== run A ==
## APB_INT_Count
module APB_INT_Count#(
    parameter DATA_WIDTH = 32,
    parameter ADDR_WIDTH = 16
) 
(
    input  wire                     PCLK,         
    input  wire                     PRESETn,      
    input  wire                     PSEL,         
    input  wire                     PENABLE,      
    input  wire                     PWRITE,       
    input  wire [ADDR_WIDTH-1:0]    PADDR,        
    input  wire [DATA_WIDTH-1:0]    PWDATA,       
    output reg  [DATA_WIDTH-1:0]    PRDATA,       
    output reg                      PREADY,       
    output reg                      PSLVERR,      
    output  wire                    linux_irq,    
    output  wire                    lim_irq,      
    output  wire                    itim_irq,     
    input  wire                     linux_ack,    
    input  wire                     lim_ack,      
    input  wire                     itim_ack      
);
    reg [DATA_WIDTH-1:0] control_regs[0:3];           
    reg [DATA_WIDTH-1:0] linux_count[0:9];            
    reg [DATA_WIDTH-1:0] lim_count[0:9];              
    reg [DATA_WIDTH-1:0] itim_count[0:9];             
    reg invalid_access;   
    always @(posedge PCLK) begin
        if (!PRESETn) begin
            integer x;
            for (x = 0; x < 10; x = x + 1) begin
                linux_count[x] <= {DATA_WIDTH{1'b0}};
            end
        end else if (PSEL && PENABLE && PWRITE && (PADDR == 16'h0010)) begin
            linux_count[0] <= PWDATA;   
        end else if (linux_irq) begin
            linux_count[0] <= linux_count[0] + 1;
        end else if (linux_ack) begin
            integer j;
            for (j = 9; j > 0; j = j - 1) begin
                linux_count[j] <= linux_count[j-1];
            end
            linux_count[0] <= 0;
        end
    end
    always @(posedge PCLK) begin
        if (!PRESETn) begin
            integer y;
            for (y = 0; y < 10; y = y + 1) begin
                lim_count[y] <= {DATA_WIDTH{1'b0}};
            end
  ...
export LEC_CHECK = 0
export CAP_MARGIN = 20
export CORE_ASPECT_RATIO = 1.07
export CORE_MARGIN = 2
export CORE_UTILIZATION = 39
export CTS_CLUSTER_SIZE = 92
export HOLD_SLACK_MARGIN = 0.1
export SLEW_MARGIN = 25
create_clock -name core_clock -period 10.0 [get_ports {PCLK}]
run.sh (not shown) runs the stock make flow with config.mk's settings and CLKGATE_MAP_FILE=.
diff inputs: run A => run B
- a change of CORE_UTILIZATION from 39 to 72
- a change of SLEW_MARGIN from 25 to 20
- a deleted CORE_ASPECT_RATIO that had been 1.07
- a change of CTS_CLUSTER_SIZE from 92 to 14
- an added CTS_CLUSTER_DIAMETER of 100
- an added PLACE_DENSITY_LB_ADDON of 0.06
- a deleted HOLD_SLACK_MARGIN that had been 0.1
- a change of CAP_MARGIN from 20 to 40
- a change of the clock period (ns, I/O delays scaled along) from 10.0 to 5.34
## What came out
Against run A, run B comes in 46 ps lower on worst hold slack after final layout. Any difference in switching part of the total between run B and run A is small enough to ignore. Delta (run B minus run A): number of clock-tree buffers in the layout lower; sequential cell fraction of total power higher; total wire length decreased by about 5.5% relative to the old numbers. Measured against each other, run B and run A differ in non-clock buffer total of the final layout, the lower figure coming from run A.
> inputs changed (run B -> run C)
- CAP_MARGIN changed from 40 to 20
- CTS_CLUSTER_DIAMETER removed (was 100)
- SETUP_SLACK_MARGIN newly set to 1.28
- CTS_CLUSTER_SIZE changed from 14 to 62
- PLACE_DENSITY_LB_ADDON removed (was 0.06)
- CORE_UTILIZATION changed from 72 to 66
- the clock period (ns, I/O delays scaled along) changed from 5.34 to 4.87
Results
Run C vs run B, cell at the slowest stage of the critical path: sky130_fd_sc_hd__or4b_2 vs sky130_fd_sc_hd__a2111oi_0. Diff run B -> run C: sequential fraction of total cell area now sits lower, layout overhead on the synthesized area moved up. [run C] post-route non-filler standard cell count rose 3.1% relative to run B. Looking only at finished layout cell area, and setting everything else aside, the higher value of run B and run C goes to run C. Run C ends up with a count of nets after finishing that is 67 higher than in run B. Part of the cycle the worst path needs for run C: 0.75 points down relative to run B. Per the comparison of run C with run B, via count of the first global-routing pass roughly the same, buffer count from post-CTS setup fixing higher, total of plain and repair buffers excluding clock buffers higher.
diff inputs: run C => run D
- an added ABC_AREA of 1
- a change of CORE_UTILIZATION from 66 to 72
- an added TNS_END_PERCENT of 5
- a change of SETUP_SLACK_MARGIN from 1.28 to 1.12
- an added PLACE_DENSITY_LB_ADDON of 0.17
- a change of CTS_CLUSTER_SIZE from 62 to 10
- a change of CAP_MARGIN from 20 to 40
- an added CTS_CLUSTER_DIAMETER of 45
- an added HOLD_SLACK_MARGIN of 0.3
- an added CORE_ASPECT_RATIO of 1.41
- a change of the clock period (ns, I/O delays scaled along) from 4.87 to 3.76
## What came out
- For the logic gate fraction of the total cell area, run D came in 4.3 points lower than run C did.
- Run D gives less footprint of the multi-input gates than run C did.
- Clock share of power: run D lower than run C
- On run D: Yosys chip area is about 9% higher than what run C gave.
- Most area-hungry cell class in the final design: multi-input combinational cells -> run C, sequential cells -> run D
- Delta (run D minus run C): logic depth of the worst path, buffers included went down 8, final standard cell area without fillers went up about 6.6%, register fraction of the total cell area went down 0.91 points, number of post-CTS setup repair buffers went down 4.
- Taking run C as the reference point, the worst-case setup margin in the final layout of run D falls by 190 ps.
- In the metrics for run D and run C, the one carrying the higher largest incremental delay on the critical path is run C.
- On initial detailed-routing violation count, the lower figure sits with run D, not run C.

* * *

Setup of run 1:
APB_INT_Count again, from the RTL that the note above started with.
// APB_INT_Count
module APB_INT_Count#(
    parameter DATA_WIDTH = 32,
    parameter ADDR_WIDTH = 16
) 
(
    input  wire                     PCLK,         
    input  wire                     PRESETn,      
    input  wire                     PSEL,         
    input  wire                     PENABLE,      
    input  wire                     PWRITE,       
    input  wire [ADDR_WIDTH-1:0]    PADDR,        
    input  wire [DATA_WIDTH-1:0]    PWDATA,       
    output reg  [DATA_WIDTH-1:0]    PRDATA,       
    output reg                      PREADY,       
    output reg                      PSLVERR,      
    output  wire                    linux_irq,    
    output  wire                    lim_irq,      
    output  wire                    itim_irq,     
    input  wire                     linux_ack,    
    input  wire                     lim_ack,      
    input  wire                     itim_ack      
);
clock: 7.14 ns
lec_check: 0
abc_area: 1
cap_margin: 20
cell_pad_in_sites_detail_placement: 2
core_aspect_ratio: 1.01
core_margin: 5
core_utilization: 51
cts_cluster_size: 95
gpl_routability_driven: 0
gpl_timing_driven: 0
min_routing_layer: met2
slew_margin: 10
Run 1 failed in detailed placement with DPL-0033.
The inputs of run 2 differ from those of run 1 as listed below.
# run 1
export LEC_CHECK = 0
export ABC_AREA = 1
export CAP_MARGIN = 20
export CELL_PAD_IN_SITES_DETAIL_PLACEMENT = 2
export CORE_ASPECT_RATIO = 1.01
export CORE_MARGIN = 5
export CORE_UTILIZATION = 51
export CTS_CLUSTER_SIZE = 95
export GPL_ROUTABILITY_DRIVEN = 0
export GPL_TIMING_DRIVEN = 0
export MIN_ROUTING_LAYER = met2
export SLEW_MARGIN = 10
create_clock -name core_clock -period 7.14 [get_ports {PCLK}]
# run 2
export LEC_CHECK = 0
export CAP_MARGIN = 20
export CORE_MARGIN = 2
export CORE_UTILIZATION = 40
export SLEW_MARGIN = 20
create_clock -name core_clock -period 10.0 [get_ports {PCLK}]
--- outcome ---
- On standard-cell row count, the higher figure sits with run 2, not run 1.
- Share of synthesized registers carrying an async set or reset for run 2: 0.34 points up relative to run 1
- Having completed the whole flow, run 2 delivered a layout that passed the timing, design-rule and antenna checks.
- Floorplan net count (run 1 / run 2): 1.2
- Compared with run 1, run 2 shows fraction of the core area occupied by cells at floorplan lower by 11 points.
- [run 2 vs run 1] floorplan die height: higher in run 2
The inputs of run 3 differ from those of run 2 as listed below.
# run 2
export LEC_CHECK = 0
export CAP_MARGIN = 20
export CORE_MARGIN = 2
export CORE_UTILIZATION = 40
export SLEW_MARGIN = 20
create_clock -name core_clock -period 10.0 [get_ports {PCLK}]
# run 3
export LEC_CHECK = 0
export CAP_MARGIN = 20
export CORE_MARGIN = 2
export CORE_UTILIZATION = 70
export CTS_CLUSTER_SIZE = 62
export SETUP_SLACK_MARGIN = 0.51
export SLEW_MARGIN = 20
create_clock -name core_clock -period 3.76 [get_ports {PCLK}]
- Re layout filler cell count: run 2 and run 3 aren't equal, and the higher value belongs to run 2.
- Hold slack came out lower on run 3 than on run 2.
- In run 3 relative to run 2, first-pass GRT wire length had gone down by a few percent.
- Every run (run 2 and run 3) finished clean.
- Run 3 vs. run 2: row count has decreased; layout buffer count excluding clock buffers has increased; number of cells on the critical path has increased.

* * *

== red ==
Starting RTL as in the previous note.
export LEC_CHECK = 0
export ABC_AREA = 1
export CAP_MARGIN = 40
export CORE_ASPECT_RATIO = 1.41
export CORE_MARGIN = 2
export CORE_UTILIZATION = 72
export CTS_CLUSTER_DIAMETER = 45
export CTS_CLUSTER_SIZE = 10
export HOLD_SLACK_MARGIN = 0.3
export PLACE_DENSITY = 0.42
export SETUP_SLACK_MARGIN = 1.12
export SLEW_MARGIN = 20
create_clock -name core_clock -period 3.76 [get_ports {PCLK}]
Input-level comparison between blue and red:
- changing CTS_CLUSTER_SIZE from 10 to 14
- setting PLACE_DENSITY_LB_ADDON to 0.06 for the first time
- changing CTS_CLUSTER_DIAMETER from 45 to 374
- changing CAP_MARGIN from 40 to 20
- removing PLACE_DENSITY (formerly 0.42)
- removing CORE_ASPECT_RATIO (formerly 1.41)
- removing HOLD_SLACK_MARGIN (formerly 0.3)
- removing SETUP_SLACK_MARGIN (formerly 1.12)
- removing ABC_AREA (formerly 1)
- changing the clock period (ns, I/O delays scaled along) from 3.76 to 5.34
==> results <==
Status | red and blue | clean
[blue] number of combinational gates with multiple inputs fell about 6% relative to red
blue vs. red: final wirelength higher, vertical die dimension went down 19%, post-synthesis net count saw a decrease.
blue vs red — die area dropped about 8%.
blue vs red — share of flip-flops with an asynchronous set or reset rose 0.34 points.
Number of levels in the clock H-tree: blue vs red down 1

* * *

== lane 1 ==
The RTL this note starts from:
==> flow/design.v <==
module APB_INT_Count#(
    parameter DATA_WIDTH = 32,
    parameter ADDR_WIDTH = 16
) 
(
    input  wire                     PCLK,         
    input  wire                     PRESETn,      
    input  wire                     PSEL,         
    input  wire                     PENABLE,      
    input  wire                     PWRITE,       
    input  wire [ADDR_WIDTH-1:0]    PADDR,        
    input  wire [DATA_WIDTH-1:0]    PWDATA,       
    output reg  [DATA_WIDTH-1:0]    PRDATA,       
    output reg                      PREADY,       
    output reg                      PSLVERR,      
    output  wire                    linux_irq,    
    output  wire                    lim_irq,      
    output  wire                    itim_irq,     
    input  wire                     linux_ack,    
    input  wire                     lim_ack,      
    input  wire                     itim_ack      
);
    reg [DATA_WIDTH-1:0] control_regs[0:3];           
    reg [DATA_WIDTH-1:0] linux_count[0:9];            
    reg [DATA_WIDTH-1:0] lim_count[0:9];              
    reg [DATA_WIDTH-1:0] itim_count[0:9];             
    reg invalid_access;   
    always @(posedge PCLK) begin
        if (!PRESETn) begin
            integer x;
            for (x = 0; x < 10; x = x + 1) begin
                linux_count[x] <= {DATA_WIDTH{1'b0}};
            end
        end else if (PSEL && PENABLE && PWRITE && (PADDR == 16'h0010)) begin
            linux_count[0] <= PWDATA;   
        end else if (linux_irq) begin
            linux_count[0] <= linux_count[0] + 1;
        end else if (linux_ack) begin
            integer j;
            for (j = 9; j > 0; j = j - 1) begin
                linux_count[j] <= linux_count[j-1];
            end
            linux_count[0] <= 0;
        end
    end
    always @(posedge PCLK) begin
        if (!PRESETn) begin
            integer y;
            for (y = 0; y < 10; y = y + 1) begin
                lim_count[y] <= {DATA_WIDTH{1'b0}};
            end
        end else if (PSEL && PENABLE && PWRITE && (PADDR == 16'h0040)) begin
            lim_count[0] <= PWDATA;   
        end else if (lim_irq) begin
            lim_count [0] <= lim_count[0] + 1;
        end else if (lim_ack) begin
            integer k;
            for (k = 9; k > 0; k = k - 1) begin 
                lim_count[k] <= lim_count[k-1];
            end
            lim_count[0] <= 0;
        end
    end
    always @(posedge PCLK) begin
        if (!PRESETn) begin
            integer z;
            for (z = 0; z < 10; z = z + 1) begin
                itim_count[z] <= {DATA_WIDTH{1'b0}};
            end
        end else if (PSEL && PENABLE && PWRITE && (PADDR == 16'h0080)) begin
            itim_count[0] <= PWDATA;   
        end else if (itim_irq) begin
            itim_count [0] <= itim_count[0] + 1;
        end else if (itim_ack) begin
            integer l;
            for (l = 9; l > 0; l = l - 1) begin
                itim_count[l] <= itim_count[l-1];
            end
            itim_count[0] <= 0;
        end
    end 
    localparam [31:0] VERSION = 32'h0000_0001;  
    assign linux_irq = control_regs[1][0];
    assign lim_irq = control_regs[2][0];
    assign itim_irq = control_regs[3][0];
    always @(posedge PCLK or negedge PRESETn) begin
        if (!PRESETn) begin
            integer i;
            for (i = 1; i < 4; i = i + 1) control_regs[i] <= {DATA_WIDTH{1'b0}};
            PREADY <= 1'b0;
            PRDATA <= {DATA_WIDTH{1'b0}};
            PSLVERR <= 1'b0;
            invalid_access <= 1'b0;
        end else begin
            PREADY <= 1'b1;
            PSLVERR <= 1'b0;
            if (linux_ack) begin
                control_regs[1][0] <= 0;
            end
            if (lim_ack) begin
                control_regs[2][0] <= 0;
            end            
            if (itim_ack) begin
                control_regs[3][0] <= 0;
            end
            invalid_access <= 1'b0;
            if (PSEL && PENABLE) begin
                if (PWRITE) begin  
                    case (PADDR)
                        16'h0000, 16'h0004, 16'h0008, 16'h000C:
                            control_regs[(PADDR >> 2)] <= PWDATA;
                        16'h0010, 16'h0040, 16'h0080: ;  
                        default: begin
                            invalid_access <= 1'b1;   
                        end
                    endcase
                end else begin
                    case (PADDR)
                        16'h0000: PRDATA <= VERSION;
                        16'h0004, 16'h0008, 16'h000C: PRDATA <= control_regs[(PADDR >> 2)];
                        16'h0010: PRDATA <= linux_count[0];
                        16'h0014: PRDATA <= linux_count[1];
                        16'h0018: PRDATA <= linux_count[2];
                        16'h001C: PRDATA <= linux_count[3];
                        16'h0020: PRDATA <= linux_count[4];
                        16'h0024: PRDATA <= linux_count[5];
                        16'h0028: PRDATA <= linux_count[6];
                        16'h002C: PRDATA <= linux_count[7];
                        16'h0030: PRDATA <= linux_count[8];
                        16'h0034: PRDATA <= linux_count[9];
                        16'h0040: PRDATA <= lim_count[0];
                        16'h0044: PRDATA <= lim_count[1];
                        16'h0048: PRDATA <= lim_count[2];
                        16'h004C: PRDATA <= lim_count[3];
                        16'h0050: PRDATA <= lim_count[4];
                        16'h0054: PRDATA <= lim_count[5];
                        16'h0058: PRDATA <= lim_count[6];
                        16'h005C: PRDATA <= lim_count[7];
                        16'h0060: PRDATA <= lim_count[8];
                        16'h0064: PRDATA <= lim_count[9];
                        16'h0080: PRDATA <= itim_count[0];
                        16'h0084: PRDATA <= itim_count[1];
                        16'h0088: PRDATA <= itim_count[2];
                        16'h008C: PRDATA <= itim_count[3];
                        16'h0090: PRDATA <= itim_count[4];
                        16'h0094: PRDATA <= itim_count[5];
                        16'h0098: PRDATA <= itim_count[6];
                        16'h009C: PRDATA <= itim_count[7];
                        16'h00A0: PRDATA <= itim_count[8];
                        16'h00A4: PRDATA <= itim_count[9];
                        default: begin
                            PRDATA <= {DATA_WIDTH{1'b0}};   
                            invalid_access <= 1'b1;         
                        end
                    endcase
                end 
                if (invalid_access) begin
                    PSLVERR <= 1'b1;
                    PREADY <= 1'b0;   
                end else begin
                    PSLVERR <= 1'b0;
                    PREADY <= 1'b1;   
                end
            end else begin
                    PREADY <= 1'b0;   
            end
        end
    end
endmodule
clock: 6.76 ns
lec_check: 0
cap_margin: 20
core_margin: 2
core_utilization: 40
setup_slack_margin: -0.04
slew_margin: 20
Lane 1 has completed all stages; timing, DRC and antenna checks passed.
## Diff of input files: lane 2 against lane 1
# lane 1
export LEC_CHECK = 0
export CAP_MARGIN = 20
export CORE_MARGIN = 2
export CORE_UTILIZATION = 40
export SETUP_SLACK_MARGIN = -0.04
export SLEW_MARGIN = 20
create_clock -name core_clock -period 6.76 [get_ports {PCLK}]
# lane 2
export LEC_CHECK = 0
export ABC_AREA = 1
export CAP_MARGIN = 20
export CORE_MARGIN = 2
export CORE_UTILIZATION = 69
export CTS_CLUSTER_SIZE = 97
export SLEW_MARGIN = 20
create_clock -name core_clock -period 6.12 [get_ports {PCLK}]
### Flow results
Lane 2 finished all stages; the layout is clean.
Compared with lane 1, lane 2 shows a number of library cell types mapped by synthesis that is 41 lower.
Total power: lane 2 above lane 1
The higher critical path data required time of lane 2 and lane 1 is in lane 1.
Measured against each other, lane 2 and lane 1 differ in depth of the worst hold-timing path, the lower figure coming from lane 1.
The end of the critical path comes out itim_count[7][9]$_SDFFE_PN0P_ in one run and PRDATA[12]$_DFFE_PN0P_ in the other, namely in lane 1 and lane 2 respectively.
Lane 2 vs. lane 1: flop and latch count out of synthesis went up by 2.9%, total CTS buffers now smaller.
Lane 2: global-route usage is 12 points higher than what lane 1 reported.
Against lane 1 as the reference, lane 2 delivers a higher post-synth area from yosys stat.
Met2 layer usage reported by global route: lane 2 vs lane 1 up 15 points
Power and IR drop assume default switching activity.
